==> tundra: inputs <==
## fpgaminer_top
module fpgaminer_top (clk, rst, midstate, data, mask, golden_nonce, golden_valid);
clock: 5.53 ns
lec_check: 0
abc_area: 1
cap_margin: 20
core_aspect_ratio: 0.7
core_margin: 2
core_utilization: 72
cts_cluster_diameter: 297
cts_cluster_size: 10
place_density: 0.6
setup_slack_margin: 1.66
slew_margin: 20
tns_end_percent: 5
run.sh (not shown) runs the stock make flow with config.mk's settings and CLKGATE_MAP_FILE=.
==> violet: changes against tundra <==
Settings changed: ABC_AREA 1 to default, CORE_ASPECT_RATIO 0.7 to default, CORE_UTILIZATION 72 to 45, CTS_CLUSTER_DIAMETER 297 to default, CTS_CLUSTER_SIZE 10 to default, SETUP_SLACK_MARGIN 1.66 to default, TNS_END_PERCENT 5 to default.
==> flow/constraint.sdc (replaced) <==
create_clock -name core_clock -period 10.9 [get_ports {clk}]
set_input_delay 2.1800 -clock core_clock [delete_from_list [all_inputs] [get_ports {clk}]]
set_output_delay 2.1800 -clock core_clock [all_outputs]
set_load 0.01 [all_outputs]
==> summary of the runs <==
tundra stopped in global routing on GRT-0232. violet passed the timing, DRC and antenna checks. Between tundra and violet, the lower synthesized area is in violet (gap 2.9%, measured against violet). Die size: tundra is lower than violet (about 36%). Against violet, the synthesized cell count of tundra is higher by 37%.

---

==> inputs of 05-26 <==
==> flow/design.v <==
`timescale 1ns/1ps
module e0 (x, y);
	input [31:0] x;
	output [31:0] y;
	assign y = {x[1:0],x[31:2]} ^ {x[12:0],x[31:13]} ^ {x[21:0],x[31:22]};
endmodule
module e1 (x, y);
	input [31:0] x;
	output [31:0] y;
	assign y = {x[5:0],x[31:6]} ^ {x[10:0],x[31:11]} ^ {x[24:0],x[31:25]};
endmodule
module ch (x, y, z, o);
	input [31:0] x, y, z;
	output [31:0] o;
	assign o = z ^ (x & (y ^ z));
endmodule
module maj (x, y, z, o);
	input [31:0] x, y, z;
	output [31:0] o;
	assign o = (x & y) | (z & (x | y));
endmodule
module s0 (x, y);
	input [31:0] x;
	output [31:0] y;
	assign y[31:29] = x[6:4] ^ x[17:15];
	assign y[28:0] = {x[3:0], x[31:7]} ^ {x[14:0],x[31:18]} ^ x[31:3];
endmodule
module s1 (x, y);
	input [31:0] x;
	output [31:0] y;
	assign y[31:22] = x[16:7] ^ x[18:9];
	assign y[21:0] = {x[6:0],x[31:17]} ^ {x[8:0],x[31:19]} ^ x[31:10];
endmodule
`timescale 1ns/1ps
module sha256_transform #(
	parameter LOOP = 6'd4
) (
	input clk,
	input feedback,
	input [5:0] cnt,
	input [255:0] rx_state,
	input [511:0] rx_input,
	output reg [255:0] tx_hash
);
	localparam Ks = {
		32'h428a2f98, 32'h71374491, 32'hb5c0fbcf, 32'he9b5dba5,
		32'h3956c25b, 32'h59f111f1, 32'h923f82a4, 32'hab1c5ed5,
		32'hd807aa98, 32'h12835b01, 32'h243185be, 32'h550c7dc3,
		32'h72be5d74, 32'h80deb1fe, 32'h9bdc06a7, 32'hc19bf174,
		32'he49b69c1, 32'hefbe4786, 32'h0fc19dc6, 32'h240ca1cc,
		32'h2de92c6f, 32'h4a7484aa, 32'h5cb0a9dc, 32'h76f988da,
		32'h983e5152, 32'ha831c66d, 32'hb00327c8, 32'hbf597fc7,
		32'hc6e00bf3, 32'hd5a79147, 32'h06ca6351, 32'h14292967,
		32'h27b70a85, 32'h2e1b2138, 32'h4d2c6dfc, 32'h53380d13,
		32'h650a7354, 32'h766a0abb, 32'h81c2c92e, 32'h92722c85,
		32'ha2bfe8a1, 32'ha81a664b, 32'hc24b8b70, 32'hc76c51a3,
		32'hd192e819, 32'hd6990624, 32'hf40e3585, 32'h106aa070,
		32'h19a4c116, 32'h1e376c08, 32'h2748774c, 32'h34b0bcb5,
		32'h391c0cb3, 32'h4ed8aa4a, 32'h5b9cca4f, 32'h682e6ff3,
		32'h748f82ee, 32'h78a5636f, 32'h84c87814, 32'h8cc70208,
		32'h90befffa, 32'ha4506ceb, 32'hbef9a3f7, 32'hc67178f2};
	genvar i;
	generate
		for (i = 0; i < 64/LOOP; i = i + 1) begin : HASHERS
			wire [511:0] W;
			wire [255:0] state;
			if(i == 0)
				sha256_digester U (
					.clk(clk),
					.k(Ks[32*(63-cnt) +: 32]),
					.rx_w(feedback ? W : rx_input),
					.rx_state(feedback ? state : rx_state),
					.tx_w(W),
					.tx_state(state)
				);
			else
				sha256_digester U (
					.clk(clk),
					.k(Ks[32*(63-LOOP*i-cnt) +: 32]),
					.rx_w(feedback ? W : HASHERS[i-1].W),
					.rx_state(feedback ? state : HASHERS[i-1].state),
					.tx_w(W),
					.tx_state(state)
				);
		end
	endgenerate
	always @ (posedge clk)
	begin
		if (!feedback)
		begin
			tx_hash[(((0)+1)*(32)-1):((0)*(32))] <= rx_state[(((0)+1)*(32)-1):((0)*(32))] + HASHERS[64/LOOP-6'd1].state[(((0)+1)*(32)-1):((0)*(32))];
			tx_hash[(((1)+1)*(32)-1):((1)*(32))] <= rx_state[(((1)+1)*(32)-1):((1)*(32))] + HASHERS[64/LOOP-6'd1].state[(((1)+1)*(32)-1):((1)*(32))];
			tx_hash[(((2)+1)*(32)-1):((2)*(32))] <= rx_state[(((2)+1)*(32)-1):((2)*(32))] + HASHERS[64/LOOP-6'd1].state[(((2)+1)*(32)-1):((2)*(32))];
			tx_hash[(((3)+1)*(32)-1):((3)*(32))] <= rx_state[(((3)+1)*(32)-1):((3)*(32))] + HASHERS[64/LOOP-6'd1].state[(((3)+1)*(32)-1):((3)*(32))];
			tx_hash[(((4)+1)*(32)-1):((4)*(32))] <= rx_state[(((4)+1)*(32)-1):((4)*(32))] + HASHERS[64/LOOP-6'd1].state[(((4)+1)*(32)-1):((4)*(32))];
			tx_hash[(((5)+1)*(32)-1):((5)*(32))] <= rx_state[(((5)+1)*(32)-1):((5)*(32))] + HASHERS[64/LOOP-6'd1].state[(((5)+1)*(32)-1):((5)*(32))];
			tx_hash[(((6)+1)*(32)-1):((6)*(32))] <= rx_state[(((6)+1)*(32)-1):((6)*(32))] + HASHERS[64/LOOP-6'd1].state[(((6)+1)*(32)-1):((6)*(32))];
			tx_hash[(((7)+1)*(32)-1):((7)*(32))] <= rx_state[(((7)+1)*(32)-1):((7)*(32))] + HASHERS[64/LOOP-6'd1].state[(((7)+1)*(32)-1):((7)*(32))];
		end
	end
endmodule
module sha256_digester (clk, k, rx_w, rx_state, tx_w, tx_state);
	input clk;
	input [31:0] k;
	input [511:0] rx_w;
	input [255:0] rx_state;
	output reg [511:0] tx_w;
	output reg [255:0] tx_state;
	wire [31:0] e0_w, e1_w, ch_w, maj_w, s0_w, s1_w;
	e0	e0_blk	(rx_state[(((0)+1)*(32)-1):((0)*(32))], e0_w);
	e1	e1_blk	(rx_state[(((4)+1)*(32)-1):((4)*(32))], e1_w);
	ch	ch_blk	(rx_state[(((4)+1)*(32)-1):((4)*(32))], rx_state[(((5)+1)*(32)-1):((5)*(32))], rx_state[(((6)+1)*(32)-1):((6)*(32))], ch_w);
	maj	maj_blk	(rx_state[(((0)+1)*(32)-1):((0)*(32))], rx_state[(((1)+1)*(32)-1):((1)*(32))], rx_state[(((2)+1)*(32)-1):((2)*(32))], maj_w);
	s0	s0_blk	(rx_w[63:32], s0_w);
	s1	s1_blk	(rx_w[479:448], s1_w);
	wire [31:0] t1 = rx_state[(((7)+1)*(32)-1):((7)*(32))] + e1_w + ch_w + rx_w[31:0] + k;
	wire [31:0] t2 = e0_w + maj_w;
	wire [31:0] new_w = s1_w + rx_w[319:288] + s0_w + rx_w[31:0];
	always @ (posedge clk)
	begin
		tx_w[511:480] <= new_w;
		tx_w[479:0] <= rx_w[511:32];
		tx_state[(((7)+1)*(32)-1):((7)*(32))] <= rx_state[(((6)+1)*(32)-1):((6)*(32))];
		tx_state[(((6)+1)*(32)-1):((6)*(32))] <= rx_state[(((5)+1)*(32)-1):((5)*(32))];
		tx_state[(((5)+1)*(32)-1):((5)*(32))] <= rx_state[(((4)+1)*(32)-1):((4)*(32))];
		tx_state[(((4)+1)*(32)-1):((4)*(32))] <= rx_state[(((3)+1)*(32)-1):((3)*(32))] + t1;
		tx_state[(((3)+1)*(32)-1):((3)*(32))] <= rx_state[(((2)+1)*(32)-1):((2)*(32))];
		tx_state[(((2)+1)*(32)-1):((2)*(32))] <= rx_state[(((1)+1)*(32)-1):((1)*(32))];
		tx_state[(((1)+1)*(32)-1):((1)*(32))] <= rx_state[(((0)+1)*(32)-1):((0)*(32))];
		tx_state[(((0)+1)*(32)-1):((0)*(32))] <= t1 + t2;
	end
endmodule
`timescale 1ns/1ps
module fpgaminer_top (clk, rst, midstate, data, mask, golden_nonce, golden_valid);
   parameter LOOP_LOG2 = 5;
   localparam [5:0] LOOP = (6'd1 << LOOP_LOG2);
   localparam [31:0] GOLDEN_NONCE_OFFSET = (32'd1 << (7 - LOOP_LOG2)) + 32'd1;
   input clk;
   input rst;
   input [255:0] midstate;
   input [95:0]  data;
   input [31:0]  mask;
   output reg [31:0] golden_nonce;
   output reg 	     golden_valid;
   reg [255:0] state;
   reg [511:0] data_r;
   reg [31:0]  nonce;
   wire        hash_clk = clk;
   wire [255:0] hash, hash2;
   reg [5:0] 	cnt;
   reg 		feedback;
   sha256_transform #(.LOOP(LOOP)) uut (
					.clk(hash_clk),
					.feedback(feedback),
					.cnt(cnt),
					.rx_state(state),
					.rx_input(data_r),
					.tx_hash(hash)
					);
   sha256_transform #(.LOOP(LOOP)) uut2 (
					 .clk(hash_clk),
					 .feedback(feedback),
					 .cnt(cnt),
					 .rx_state(256'h5be0cd191f83d9ab9b05688c510e527fa54ff53a3c6ef372bb67ae856a09e667),
					 .rx_input({256'h0000010000000000000000000000000000000000000000000000000080000000, hash}),
					 .tx_hash(hash2)
					 );
   reg [255:0] 	midstate_buf, data_buf;
   reg [31:0] 	mask_buf;
   reg 		is_golden_ticket;
   reg 		feedback_d1;
   reg [2:0] 	primed;
   wire [5:0] 	cnt_next;
   wire [31:0] 	nonce_next;
   wire 	feedback_next;
   wire 	reset = rst;
   assign cnt_next =  reset ? 6'd0 : (LOOP == 1) ? 6'd0 : (cnt + 6'd1) & (LOOP-1);
   assign feedback_next = (LOOP == 1) ? 1'b0 : (cnt_next != {(LOOP_LOG2){1'b0}});
   assign nonce_next =
		      reset ? 32'd0 :
		      feedback_next ? nonce : (nonce + 32'd1);
   always @ (posedge hash_clk)
     begin
	midstate_buf <= midstate;
	data_buf <= {160'd0, data};
	mask_buf <= mask;
	cnt <= cnt_next;
	feedback <= feedback_next;
	feedback_d1 <= feedback;
	state <= midstate_buf;
	data_r <= {384'h000002800000000000000000000000000000000000000000000000000000000000000000000000000000000080000000, nonce_next, data_buf[95:0]};
	nonce <= nonce_next;
	if (reset)
	  primed <= 3'd0;
	else if (!feedback_d1 && primed != 3'd6)
	  primed <= primed + 3'd1;
	is_golden_ticket <= ((hash2[255:224] & mask_buf) == 32'h00000000) && !feedback_d1 && (primed == 3'd6) && !reset;
	if(is_golden_ticket)
	  begin
	     if (LOOP == 1)
	       golden_nonce <= nonce - 32'd131;
	     else if (LOOP == 2)
	       golden_nonce <= nonce - 32'd66;
	     else
	       golden_nonce <= nonce - GOLDEN_NONCE_OFFSET;
	  end
	golden_valid <= is_golden_ticket && !reset;
     end
endmodule
==> flow/run.sh <==
#!/bin/bash
# the make line also repeats each setting of config.mk as NAME=value (left out here)
make -C /OpenROAD-flow-scripts/flow DESIGN_CONFIG=/design/flow/config.mk WORK_HOME=/design/flow/orfs CLKGATE_MAP_FILE= finish
==> flow/config.mk <==
export PLATFORM = sky130hd
export DESIGN_NAME = fpgaminer_top
export DESIGN_NICKNAME = fpgaminer_top
export VERILOG_FILES = /design/flow/design.v
export SDC_FILE = /design/flow/constraint.sdc
export NUM_CORES = 4
export LEC_CHECK = 0
export CAP_MARGIN = 20
export CORE_MARGIN = 2
export CORE_UTILIZATION = 68
export MAX_ROUTING_LAYER = met4
export SETUP_SLACK_MARGIN = 1.56
export SLEW_MARGIN = 20
==> flow/constraint.sdc <==
create_clock -name core_clock -period 6.06 [get_ports {clk}]
set_input_delay 1.2120 -clock core_clock [delete_from_list [all_inputs] [get_ports {clk}]]
set_output_delay 1.2120 -clock core_clock [all_outputs]
set_load 0.01 [all_outputs]
==> inputs of 09-20, as changes to 05-26 <==
- CORE_UTILIZATION: 68 -> 72
- CTS_CLUSTER_DIAMETER: default -> 297
- MAX_ROUTING_LAYER: met4 -> default
- PLACE_DENSITY: default -> 0.6
- SETUP_SLACK_MARGIN: 1.56 -> 0.4
==> flow/constraint.sdc (replaced) <==
create_clock -name core_clock -period 5.7 [get_ports {clk}]
set_input_delay 1.1400 -clock core_clock [delete_from_list [all_inputs] [get_ports {clk}]]
set_output_delay 1.1400 -clock core_clock [all_outputs]
set_load 0.01 [all_outputs]
==> inputs of 06-09, as changes to 05-26 <==
- CELL_PAD_IN_SITES_GLOBAL_PLACEMENT: default -> 1
- CORE_ASPECT_RATIO: default -> 0.62
- CORE_UTILIZATION: 68 -> 17
- CTS_CLUSTER_SIZE: default -> 88
- GPL_ROUTABILITY_DRIVEN: default -> 1
- GPL_TIMING_DRIVEN: default -> 0
- MIN_ROUTING_LAYER: default -> met1
- PLACE_DENSITY_LB_ADDON: default -> 0.1
- SETUP_SLACK_MARGIN: 1.56 -> 0.5
- SLEW_MARGIN: 20 -> 40
==> flow/constraint.sdc (replaced) <==
create_clock -name core_clock -period 6.21 [get_ports {clk}]
set_input_delay 1.2420 -clock core_clock [delete_from_list [all_inputs] [get_ports {clk}]]
set_output_delay 1.2420 -clock core_clock [all_outputs]
set_load 0.01 [all_outputs]
==> inputs of 11-25, as changes to 05-26 <==
- CORE_UTILIZATION: 68 -> 45
- MAX_ROUTING_LAYER: met4 -> default
- PLACE_DENSITY: default -> 0.6
- SETUP_SLACK_MARGIN: 1.56 -> default
==> flow/constraint.sdc (replaced) <==
create_clock -name core_clock -period 12.0 [get_ports {clk}]
set_input_delay 2.4000 -clock core_clock [delete_from_list [all_inputs] [get_ports {clk}]]
set_output_delay 2.4000 -clock core_clock [all_outputs]
set_load 0.01 [all_outputs]
==> results_dict.tcl <==
# metrics dict for downstream scripts
set metrics [dict create \
    grtUsageMet3 0.599 \
    coreArea_um2 262000 \
    use_met1 0.752 \
    haltStage "5_1_grt" \
    overflow 921 \
    post_cts_resized 574 \
    cts_setup_buffers 117 \
    gp_congestion 1.16 \
    clk_path_buf_depth 4 \
    grt_busiest_layer "met2" \
    die_w_um 517 \
    fp_util 0.723 \
    dieArea_um2 267000 \
    use_met2 0.933 \
    error "[ERROR GRT-0116] Global routing finished with congestion. Check the congestion regions in the DRC Viewer." \
    status "stopped before the end" \
    fp-row-count 188 \
    place_area_um2 221000 \
    die_height_um 517 \
    dp_hpwl_um 564000 \
]
# the run above: 09-20

==> results_dict.tcl <==
# flow metrics
set metrics [dict create \
    status "no timing/DRC/antenna violations" \
    die_height_um 652 \
    cts_setup_buffers 0 \
    fp_util 0.451 \
    dp_hpwl_um 556000 \
    grt_busiest_layer "met2" \
    clk_path_buf_depth 4 \
    post_cts_resized 0 \
    use_met2 0.478 \
    gp_congestion 1.01 \
    place_area_um2 201000 \
]
# the run above: 11-25

==> results_dict.tcl <==
# metrics dict for downstream scripts
set metrics [dict create \
    use_met2 0.858 \
    cts_setup_buffers 122 \
    post_cts_resized 625 \
    coreArea_um2 277000 \
    yosys-stat-area_um2 189000 \
    gp_congestion 1.15 \
    haltStage "5_1_grt" \
    error "[ERROR GRT-0232] Routing congestion too high. Check the congestion heatmap in the GUI." \
    dp_hpwl_um 566000 \
    die_height_um 532 \
    die_w_um 532 \
    ys_cells 17000 \
    synth.distinct_cells 111 \
    grtUsageMet3 0.418 \
    dieArea_um2 283000 \
    place_area_um2 221000 \
    status "stopped before the end" \
    overflow 13 \
    fp-row-count 193 \
    use_met1 0.696 \
]
# the run above: 05-26

==> results_dict.tcl <==
# flow metrics
set metrics [dict create \
    die_w_um 1340 \
    fp_util 0.170 \
    use_met2 0.274 \
    fp-row-count 305 \
    use_met1 0.382 \
    grt_busiest_layer "met1" \
    place_area_um2 224000 \
    coreArea_um2 1110000 \
    overflow 0 \
    grtUsageMet3 0.0512 \
    gp_congestion 0.930 \
    layout_setup_ws_ps -4260 \
    so_faults "setup timing" \
    dp_hpwl_um 1090000 \
    post_cts_resized 1053 \
    setup_viol 354 \
    status "finished with violations" \
]
# the run above: 06-09

